==> job 9562 <==
Design MOTOR_TOP, start of the top module:
module MOTOR_TOP#(   
    parameter C_AXI_ID_WIDTH       = 4,         
    parameter C_AXI_ADDR_WIDTH     = 16,        
    parameter C_AXI_DATA_WIDTH     = 64,        
    parameter C_AXI_NBURST_SUPPORT = 1'b0,      
    parameter C_AXI_BURST_TYPE     = 2'b00,     
    parameter WATCH_DOG_WIDTH      = 12,         
    parameter C_ADDR_SUMOFFSET     =   32'h0000_1000,
    parameter C_ADDR_MOTOR2ETH     =   32'h0000_0000,       
    parameter C_ADDR_ETH2MOTOR     =   32'hE000_0000    
)(    
    input                               sys_clk,
    input                               sys_rst,
   	output                            	saxi_wready,  
   	input [C_AXI_ID_WIDTH-1:0]        	saxi_wid,     
   	input [C_AXI_ADDR_WIDTH-1:0]      	saxi_waddr,   
   	input [7:0]                       	saxi_wlen,    
   	input [2:0]                       	saxi_wsize,   
   	input [1:0]                       	saxi_wburst,  
   	input [1:0]                       	saxi_wlock,   
   	input [3:0]                       	saxi_wcache,  
   	input [2:0]                       	saxi_wprot,   
   	input                             	saxi_wvalid,  
   	output                            	saxi_wd_wready,   
   	input [C_AXI_DATA_WIDTH-1:0]      	saxi_wd_wdata,     
   	input [C_AXI_DATA_WIDTH/8-1:0]    	saxi_wd_wstrb,     
   	input                             	saxi_wd_wlast,     
   	input                             	saxi_wd_wvalid,    
   	output  [C_AXI_ID_WIDTH-1:0]      	saxi_wb_bid,      
   	output  [1:0]                     	saxi_wb_bresp,    
   	output                            	saxi_wb_bvalid,   
   	input                             	saxi_wb_bready,   
   	output                            	saxi_rready,      
   	input [C_AXI_ID_WIDTH-1:0]        	saxi_rid,         
   	input [C_AXI_ADDR_WIDTH-1:0]      	saxi_raddr,       
   	input [7:0]                       	saxi_rlen,        
   	input [2:0]                       	saxi_rsize,       
  ...
Settings: LEC_CHECK=0, CAP_MARGIN=0, CORE_MARGIN=2, CORE_UTILIZATION=72, CTS_CLUSTER_SIZE=13, HOLD_SLACK_MARGIN=0.29, PLACE_DENSITY_LB_ADDON=0.24, SETUP_SLACK_MARGIN=0.72, SLEW_MARGIN=40; clock period 5.04 ns.
run.sh (not shown) runs the stock make flow with config.mk's settings and CLKGATE_MAP_FILE=.
==> job 1877: changes against job 9562 <==
Settings changed: CAP_MARGIN 0 to 20, CORE_UTILIZATION 72 to 40, CTS_CLUSTER_SIZE 13 to unset, HOLD_SLACK_MARGIN 0.29 to unset, PLACE_DENSITY_LB_ADDON 0.24 to unset, SETUP_SLACK_MARGIN 0.72 to unset, SLEW_MARGIN 40 to 20.
==> flow/constraint.sdc (replaced) <==
create_clock -name core_clock -period 10.0 [get_ports {sys_clk}]
set_input_delay 2.0000 -clock core_clock [delete_from_list [all_inputs] [get_ports {sys_clk}]]
set_output_delay 2.0000 -clock core_clock [all_outputs]
set_load 0.01 [all_outputs]
==> job 5924: changes against job 9562 <==
Settings changed: ABC_AREA set to 1, CORE_ASPECT_RATIO set to 0.92, CTS_CLUSTER_DIAMETER set to 42, CTS_CLUSTER_SIZE 13 to 16, GPL_ROUTABILITY_DRIVEN set to 1, HOLD_SLACK_MARGIN 0.29 to unset, MIN_ROUTING_LAYER set to met1, PLACE_DENSITY_LB_ADDON 0.24 to 0.27, SETUP_SLACK_MARGIN 0.72 to 0.65, SLEW_MARGIN 40 to 20.
==> flow/constraint.sdc (replaced) <==
create_clock -name core_clock -period 4.82 [get_ports {sys_clk}]
set_input_delay 0.9640 -clock core_clock [delete_from_list [all_inputs] [get_ports {sys_clk}]]
set_output_delay 0.9640 -clock core_clock [all_outputs]
set_load 0.01 [all_outputs]
==> job 8926: changes against job 9562 <==
Settings changed: ABC_AREA set to 1, CAP_MARGIN 0 to 20, CELL_PAD_IN_SITES_DETAIL_PLACEMENT set to 2, CORE_UTILIZATION 72 to 40, CTS_CLUSTER_SIZE 13 to unset, HOLD_SLACK_MARGIN 0.29 to 0.28, MIN_ROUTING_LAYER set to met1, PLACE_DENSITY_LB_ADDON 0.24 to unset, SETUP_SLACK_MARGIN 0.72 to unset, SLEW_MARGIN 40 to 20.
==> flow/constraint.sdc (replaced) <==
create_clock -name core_clock -period 9.95 [get_ports {sys_clk}]
set_input_delay 1.9900 -clock core_clock [delete_from_list [all_inputs] [get_ports {sys_clk}]]
set_output_delay 1.9900 -clock core_clock [all_outputs]
set_load 0.01 [all_outputs]
==> qor summary <==
Number of global-route vias before repair: job 8926 22810; job 9562 14480; job 5924 17580; job 1877 13680
Least-Margin Pin Slew: job 8926 1139 ps; job 9562 902.7 ps; job 5924 1089 ps; job 1877 1050 ps
Placeable Area: job 8926 48650 um^2; job 9562 25110 um^2; job 5924 26600 um^2; job 1877 45280 um^2
Insertion Delay late pin: job 8926 660 ps; job 9562 570 ps; job 5924 610 ps; job 1877 600 ps
Design Area, Final: job 8926 22330 um^2; job 9562 21180 um^2; job 5924 22400 um^2; job 1877 20900 um^2
Hold path startpoint: job 8926 inst_DEJITTER.signal_hold[12]; job 9562 inst_DEJITTER.signal_hold[10]; job 5924 inst_DEJITTER.signal_hold[13]; job 1877 inst_DEJITTER.signal_hold[14]
Syn_area_per_cell: job 8926 7.264 um^2; job 9562 8.543 um^2; job 5924 7.264 um^2; job 1877 8.543 um^2
Wirelength per Cell: job 8926 29.68 um; job 9562 18.81 um; job 5924 18.91 um; job 1877 16.87 um
Total Power: job 8926 3.696 mW; job 9562 5.720 mW; job 5924 7.112 mW; job 1877 2.972 mW
Comb power frac: job 8926 0.134; job 9562 0.042; job 5924 0.128; job 1877 0.039
Highest-delay cell along the critical path: job 8926 clkdlybuf4s50_1; job 9562 dfxtp_2; job 5924 dfxtp_2; job 1877 clkdlybuf4s50_1
Result of the run: job 8926 complete, no violations; job 9562 complete, no violations; job 5924 complete, no violations; job 1877 complete, no violations
Layout multi-input combinational cell count: job 8926 1918; job 9562 1582; job 5924 1918; job 1877 1582
Worst reg2reg endpoint: job 8926 inst_DAC_CTRL.sclk_cnt[4]; job 9562 inst_DAC_CTRL.data_sum[18]; job 5924 inst_DAC_CTRL.sclk_cnt[0]; job 1877 inst_DAC_CTRL.dac_read[8]
First drt pass iteration count: job 8926 5; job 9562 5; job 5924 7; job 1877 5
Post-detailed-route via-to-cell ratio: job 8926 5.927; job 9562 5.957; job 5924 5.971; job 1877 5.131
Relative contribution of sequential cells to total power: job 8926 0.393; job 9562 0.485; job 5924 0.419; job 1877 0.470

========
==> 02-06: inputs <==
Starting RTL as in the previous note.
==> flow/design.v (excerpt) <==
module MOTOR_TOP#(   
    parameter C_AXI_ID_WIDTH       = 4,         
    parameter C_AXI_ADDR_WIDTH     = 16,        
    parameter C_AXI_DATA_WIDTH     = 64,        
    parameter C_AXI_NBURST_SUPPORT = 1'b0,      
    parameter C_AXI_BURST_TYPE     = 2'b00,     
    parameter WATCH_DOG_WIDTH      = 12,         
    parameter C_ADDR_SUMOFFSET     =   32'h0000_1000,
    parameter C_ADDR_MOTOR2ETH     =   32'h0000_0000,       
    parameter C_ADDR_ETH2MOTOR     =   32'hE000_0000    
)(    
    input                               sys_clk,
    input                               sys_rst,
   	output                            	saxi_wready,  
   	input [C_AXI_ID_WIDTH-1:0]        	saxi_wid,     
   	input [C_AXI_ADDR_WIDTH-1:0]      	saxi_waddr,   
   	input [7:0]                       	saxi_wlen,    
   	input [2:0]                       	saxi_wsize,   
   	input [1:0]                       	saxi_wburst,  
   	input [1:0]                       	saxi_wlock,   
   	input [3:0]                       	saxi_wcache,  
   	input [2:0]                       	saxi_wprot,   
  ...
clock: 7.2 ns
lec_check: 0
abc_area: 1
cap_margin: 20
core_aspect_ratio: 0.97
core_margin: 9
core_utilization: 56
cts_cluster_size: 91
gpl_routability_driven: 1
hold_slack_margin: -0.06
max_routing_layer: met5
min_routing_layer: met2
place_density_lb_addon: 0.27
setup_slack_margin: 1.8
slew_margin: 0
==> inputs of 09-14, as changes to 02-06 <==
==> flow/config.mk (replaced) <==
export PLATFORM = sky130hd
export DESIGN_NAME = MOTOR_TOP
export DESIGN_NICKNAME = MOTOR_TOP
export VERILOG_FILES = /design/flow/design.v
export SDC_FILE = /design/flow/constraint.sdc
export NUM_CORES = 4
export LEC_CHECK = 0
export CAP_MARGIN = 20
export CORE_ASPECT_RATIO = 1.74
export CORE_MARGIN = 4
export CORE_UTILIZATION = 56
export CTS_CLUSTER_SIZE = 16
export GPL_ROUTABILITY_DRIVEN = 1
export HOLD_SLACK_MARGIN = -0.06
export MIN_ROUTING_LAYER = met1
export PLACE_DENSITY_LB_ADDON = 0.27
export SETUP_SLACK_MARGIN = 0.65
export SLEW_MARGIN = 20
==> metrics.cfg <==
[setup_path]
data_arrival_time_of_the_critical_path_ps=4710
r2r_start=inst_DAC_CTRL.sclk_n
ff2ff_setup_slack_ps=1570

[floorplan]
placementRows=67

[routing]
wirelength_met1_um=0

[pwr]
clockNetworkPower_w=0.00223

[placement]
place_hpwl_um=43000

[yosys]
synth.cellmix.simpleShare_pct=25.4

[final_layout]
final_core_util_pct=63.9
nNonClkInverters=316
final-seq-area_um2=6950
logic_gate_count=1918

[global_route]
gr-max-usage-layer=met3

[run_status]
status=no timing/DRC/antenna violations

the above is filed under 02-06

==> metrics.cfg <==
[global_route]
gr-max-usage-layer=met2

[final_layout]
nNonClkInverters=88
final_core_util_pct=63.2
final-seq-area_um2=6950

[routing]
avgRoutedWirePerCell_um=17.8
wirelength_um=47100
wirelength_met1_um=17500

[floorplan]
placementRows=87
well_tap_count=400

[setup_path]
timing.critical_path.slowest_stage_cell=sky130_fd_sc_hd__dfxtp_1
data_arrival_time_of_the_critical_path_ps=4980
ff2ff_setup_slack_ps=1870

[yosys]
top_area_share_pct=37.9
synth.cellmix.simpleShare_pct=20.5

[run_status]
status=no timing/DRC/antenna violations

[pwr]
clockNetworkPower_w=0.00184

[placement]
place_hpwl_um=35300

the above is filed under 09-14


========
==> inputs of delta <==
MOTOR_TOP again, from the RTL that the note above started with.
export LEC_CHECK = 0
export ABC_AREA = 1
export CAP_MARGIN = 20
export CORE_ASPECT_RATIO = 1.74
export CORE_MARGIN = 4
export CORE_UTILIZATION = 56
export CTS_CLUSTER_SIZE = 16
export GPL_ROUTABILITY_DRIVEN = 1
export HOLD_SLACK_MARGIN = -0.06
export MAX_ROUTING_LAYER = met5
export MIN_ROUTING_LAYER = met2
export PLACE_DENSITY_LB_ADDON = 0.27
export SETUP_SLACK_MARGIN = 1.32
export SLEW_MARGIN = 0
create_clock -name core_clock -period 7.2 [get_ports {sys_clk}]
==> ember: changes against delta <==
CORE_ASPECT_RATIO = 1.16   (was 1.74)
CORE_MARGIN = 2   (was 4)
CORE_UTILIZATION = 71   (was 56)
HOLD_SLACK_MARGIN = unset   (was -0.06)
MAX_ROUTING_LAYER = unset   (was met5)
MIN_ROUTING_LAYER = met1   (was met2)
SETUP_SLACK_MARGIN = 0.65   (was 1.32)
SLEW_MARGIN = 20   (was 0)
==> flow/constraint.sdc (replaced) <==
create_clock -name core_clock -period 4.91 [get_ports {sys_clk}]
set_input_delay 0.9820 -clock core_clock [delete_from_list [all_inputs] [get_ports {sys_clk}]]
set_output_delay 0.9820 -clock core_clock [all_outputs]
set_load 0.01 [all_outputs]
==> lagoon: changes against delta <==
CORE_ASPECT_RATIO = unset   (was 1.74)
CORE_MARGIN = 2   (was 4)
CORE_UTILIZATION = 66   (was 56)
CTS_CLUSTER_SIZE = 99   (was 16)
GPL_ROUTABILITY_DRIVEN = unset   (was 1)
HOLD_SLACK_MARGIN = unset   (was -0.06)
MAX_ROUTING_LAYER = unset   (was met5)
MIN_ROUTING_LAYER = unset   (was met2)
PLACE_DENSITY_LB_ADDON = unset   (was 0.27)
SETUP_SLACK_MARGIN = unset   (was 1.32)
SLEW_MARGIN = 20   (was 0)
==> flow/constraint.sdc (replaced) <==
create_clock -name core_clock -period 7.72 [get_ports {sys_clk}]
set_input_delay 1.5440 -clock core_clock [delete_from_list [all_inputs] [get_ports {sys_clk}]]
set_output_delay 1.5440 -clock core_clock [all_outputs]
set_load 0.01 [all_outputs]
==> indigo: changes against delta <==
ABC_AREA = unset   (was 1)
CORE_ASPECT_RATIO = 1.45   (was 1.74)
CORE_MARGIN = 2   (was 4)
CORE_UTILIZATION = 72   (was 56)
HOLD_SLACK_MARGIN = unset   (was -0.06)
MAX_ROUTING_LAYER = unset   (was met5)
MIN_ROUTING_LAYER = met1   (was met2)
PLACE_DENSITY_LB_ADDON = unset   (was 0.27)
SETUP_SLACK_MARGIN = 0.65   (was 1.32)
SLEW_MARGIN = 20   (was 0)
==> flow/constraint.sdc (replaced) <==
create_clock -name core_clock -period 5.0 [get_ports {sys_clk}]
set_input_delay 1.0000 -clock core_clock [delete_from_list [all_inputs] [get_ports {sys_clk}]]
set_output_delay 1.0000 -clock core_clock [all_outputs]
set_load 0.01 [all_outputs]
==> qor summary <==
quantity	delta	indigo	lagoon	ember
Combinational fraction of the cell area	47.0%	48.5%	47.0%	47.4%
Fin cells	3275	2616	3207	3200
Overall fraction of global-route tracks in use	44.5%	36.0%	34.0%	38.1%
Placed instance count	3212	2539	3138	3127
Buffering overhead	7.72%	9.75%	7.48%	8.29%
Tool warnings	227	232	227	227
Clock network fraction of design power	42.6%	44.1%	44.0%	41.1%
Count of antenna diodes in the layout	5	3	1	0
Slew HR	34.0%	34.2%	27.2%	28.0%
Logic area	0.0103 mm^2	0.0101 mm^2	0.0103 mm^2	0.0104 mm^2
Dominant cell area share	35.4%	37.9%	35.4%	35.4%
Reg-to-reg endpoint	inst_DAC_CTRL.sclk_cnt[4]	inst_DAC_CTRL.dac_read[8]	inst_DAC_CTRL.sclk_cnt[4]	inst_DAC_CTRL.data_sum[11]
Adder-cell share of the synthesized area	9.91%	10.6%	9.91%	9.91%
Number of buffer and inverter instances along the worst setup path	2	1	2	2
Status	complete, no violations	complete, no violations	complete, no violations	complete, no violations
Final net count	3160	2640	3159	3182
Drt total wl	60300 um	49900 um	54100 um	56800 um
Net switching power	0.00126 W	0.00123 W	0.00115 W	0.00176 W
Vias in the first global route	23800	14700	16400	17200
Crit path largest cell delay	0.31 ns	0.33 ns	0.53 ns	0.32 ns
Stages on the worst setup path	3	2	3	3
Hold-critical path depth	2	1	2	2
Share of power burned in registers	44.8%	51.4%	43.9%	45.9%
Power and IR drop assume default switching activity.
